==> flow/design.v <==
module ALU(
    clk,
    rst_n,
    valid,
    ready,
    mode,
    in_A,
    in_B,
    out
);
    input         clk, rst_n;
    input         valid;
    input  [1:0]  mode;  
    output        ready;
    input  [31:0] in_A, in_B;
    output [63:0] out;
    parameter IDLE = 3'd0;
    parameter MUL  = 3'd1;
    parameter DIV  = 3'd2;
    parameter AND  = 3'd3;
    parameter AVG  = 3'd4;
    parameter OUT  = 3'd5;
    reg  [ 2:0] state, state_nxt;
    reg  [ 4:0] counter, counter_nxt;
    reg  [64:0] shreg, shreg_nxt;  
    reg  [31:0] alu_in, alu_in_nxt;
    reg  [32:0] alu_out;
    reg         ready_;
    assign ready = ready_;
    assign out = shreg[63:0];
    always @(*) begin
        case(state)
            IDLE: begin
                if (valid) 
                    case (mode)
                        0 : state_nxt = MUL;
                        1 : state_nxt = DIV;
                        2 : state_nxt = AND;
                        3 : state_nxt = AVG;
                    endcase
                else state_nxt = IDLE;
            end
            MUL : state_nxt = (counter != 31) ? MUL : OUT;
            DIV : state_nxt = (counter != 31) ? DIV : OUT;
            AND : state_nxt = OUT;
            AVG : state_nxt = OUT;
            OUT : state_nxt = IDLE;
            default : state_nxt = IDLE;
        endcase
    end
    always @(*) begin
        if ((state == MUL) || (state == DIV)) counter_nxt = counter + 1; 
        else                                  counter_nxt = 0;
    end
    always @(*) begin
        case(state)
            IDLE: begin
                if (valid) alu_in_nxt = in_B;
                else       alu_in_nxt = 0;
            end
            OUT : alu_in_nxt = 0;
            default: alu_in_nxt = alu_in;
        endcase
    end
    always @(*) begin
        case (state)
            MUL : begin
                if (shreg[0]) alu_out = shreg[63:32] + alu_in;
                else          alu_out = shreg[63:32];
            end
            DIV : alu_out = shreg[64:32] - {1'b0, alu_in};
            AND : alu_out = shreg[31:0] & alu_in;
            AVG : alu_out = (shreg[31:0] + alu_in) >> 1;
            default alu_out = 0;
        endcase
    end
    always @(*) begin
        case (state)
            IDLE: begin
                if (valid) begin
                    shreg_nxt = {33'b0, in_A};
                    if (state_nxt == DIV) shreg_nxt = shreg_nxt << 1;                 
                end
                else shreg_nxt = 0;
            end
            MUL : shreg_nxt = {1'b0, alu_out, shreg[31:1]};
            DIV : begin
                if (shreg[64:32] < {1'b0, alu_in}) shreg_nxt = shreg << 1;
                else                      shreg_nxt = {alu_out[31:0], shreg[31:0], 1'b1};
                if (counter == 31) shreg_nxt = {1'b0, shreg_nxt[64:33], shreg_nxt[31:0]};
            end
            AND : shreg_nxt = {32'b0, alu_out};
            AVG : shreg_nxt = {32'b0, alu_out};
            OUT : shreg_nxt = 0;
            default : shreg_nxt = 0;
        endcase
    end
    always @(posedge clk or negedge rst_n) begin
        if (!rst_n) begin
            state   <= IDLE;
            counter <= 0;
            shreg   <= 0;
            alu_in  <= 0;
            ready_  <= 0;
        end
        else begin
            state   <= state_nxt;
            counter <= counter_nxt;
            shreg   <= shreg_nxt;
            alu_in  <= alu_in_nxt;
            ready_  <= (state_nxt == OUT) ? 1 : 0;
        end
    end
endmodule
==> flow/config.mk <==
export PLATFORM = sky130hd
export DESIGN_NAME = ALU
export DESIGN_NICKNAME = ALU
export VERILOG_FILES = /design/flow/design.v
export SDC_FILE = /design/flow/constraint.sdc
export NUM_CORES = 4
export LEC_CHECK = 0
export CAP_MARGIN = 30
export CORE_MARGIN = 7
export CORE_UTILIZATION = 22
export GPL_TIMING_DRIVEN = 1
export MIN_ROUTING_LAYER = met1
export PLACE_DENSITY_LB_ADDON = 0.27
export SETUP_SLACK_MARGIN = -0.16
export SLEW_MARGIN = 20
==> flow/constraint.sdc <==
create_clock -name core_clock -period 5.1 [get_ports {clk}]
set_input_delay 1.0200 -clock core_clock [delete_from_list [all_inputs] [get_ports {clk}]]
set_output_delay 1.0200 -clock core_clock [all_outputs]
set_load 0.01 [all_outputs]
run.sh (not shown) runs the stock make flow with config.mk's settings and CLKGATE_MAP_FILE=.
Change:
- ABC_AREA: default -> 1
- CORE_ASPECT_RATIO: default -> 0.5
- CORE_UTILIZATION: 22 -> 45
- CTS_CLUSTER_DIAMETER: default -> 330
- CTS_CLUSTER_SIZE: default -> 98
- GPL_ROUTABILITY_DRIVEN: default -> 0
- PLACE_DENSITY: default -> 0.35
- PLACE_DENSITY_LB_ADDON: 0.27 -> default
- TNS_END_PERCENT: default -> 15
Wire length grows by 8.0%.
Final cell count grows by 28%.
Cell area grows by 11%.
Via count grows by 29%.
Sequential share of layout area shrinks by 1.8 points.
Setup slack improved by 1.1 ns.
First-iteration DRC count grows by 29%.
Maximum frequency grows by 33%.
Change:
- ABC_AREA: 1 -> default
- CELL_PAD_IN_SITES_GLOBAL_PLACEMENT: default -> 1
- CORE_ASPECT_RATIO: 0.5 -> default
- CORE_UTILIZATION: 45 -> 64
- CTS_CLUSTER_DIAMETER: 330 -> 356
- CTS_CLUSTER_SIZE: 98 -> 57
- GPL_ROUTABILITY_DRIVEN: 0 -> default
- PLACE_DENSITY: 0.35 -> default
- PLACE_DENSITY_LB_ADDON: default -> 0.27
- TNS_END_PERCENT: 15 -> default
- clock period: 5.1 -> 2.53 ns (I/O delays scaled with it)
After rerunning: The new run never finished: it broke off in global placement without I/O (3_1_place_gp_skip_io); die area went down by 39%; synthesized area went down by 16%; synthesized cell count went down by 39%.
Change:
- CAP_MARGIN: 30 -> 20
- CELL_PAD_IN_SITES_GLOBAL_PLACEMENT: 1 -> default
- CORE_MARGIN: 7 -> 2
- CORE_UTILIZATION: 64 -> 40
- CTS_CLUSTER_DIAMETER: 356 -> default
- CTS_CLUSTER_SIZE: 57 -> default
- GPL_TIMING_DRIVEN: 1 -> default
- MIN_ROUTING_LAYER: met1 -> default
- PLACE_DENSITY_LB_ADDON: 0.27 -> default
- SETUP_SLACK_MARGIN: -0.16 -> default
- clock period: 2.53 -> 5.22 ns (I/O delays scaled with it)
Outcome: With this change the flow completed without violations; synthesized cell count stays the same; die size came out higher by 38%; area after synthesis is unchanged.
Change:
- CORE_UTILIZATION: 40 -> 72
- CTS_CLUSTER_SIZE: default -> 36
- HOLD_SLACK_MARGIN: default -> -0.1
- PLACE_DENSITY: default -> 0.78
- clock period: 5.22 -> 3.96 ns (I/O delays scaled with it)
The changed run finished with setup timing left.
Final area grows by a few percent.
Worst setup slack gets worse by 0.72 ns.
Power came out higher by a quarter to a third.
Utilization rises by 39 points.
Die size is lower by well over a third.
Wire length decreases by a few percent.
Final cell count fell by a few percent.
Global-route usage grows by 20 points.
Clock-buffer cell count shrinks by 1.
Power figures rest on the tool's default switching activity, not on a simulated workload.
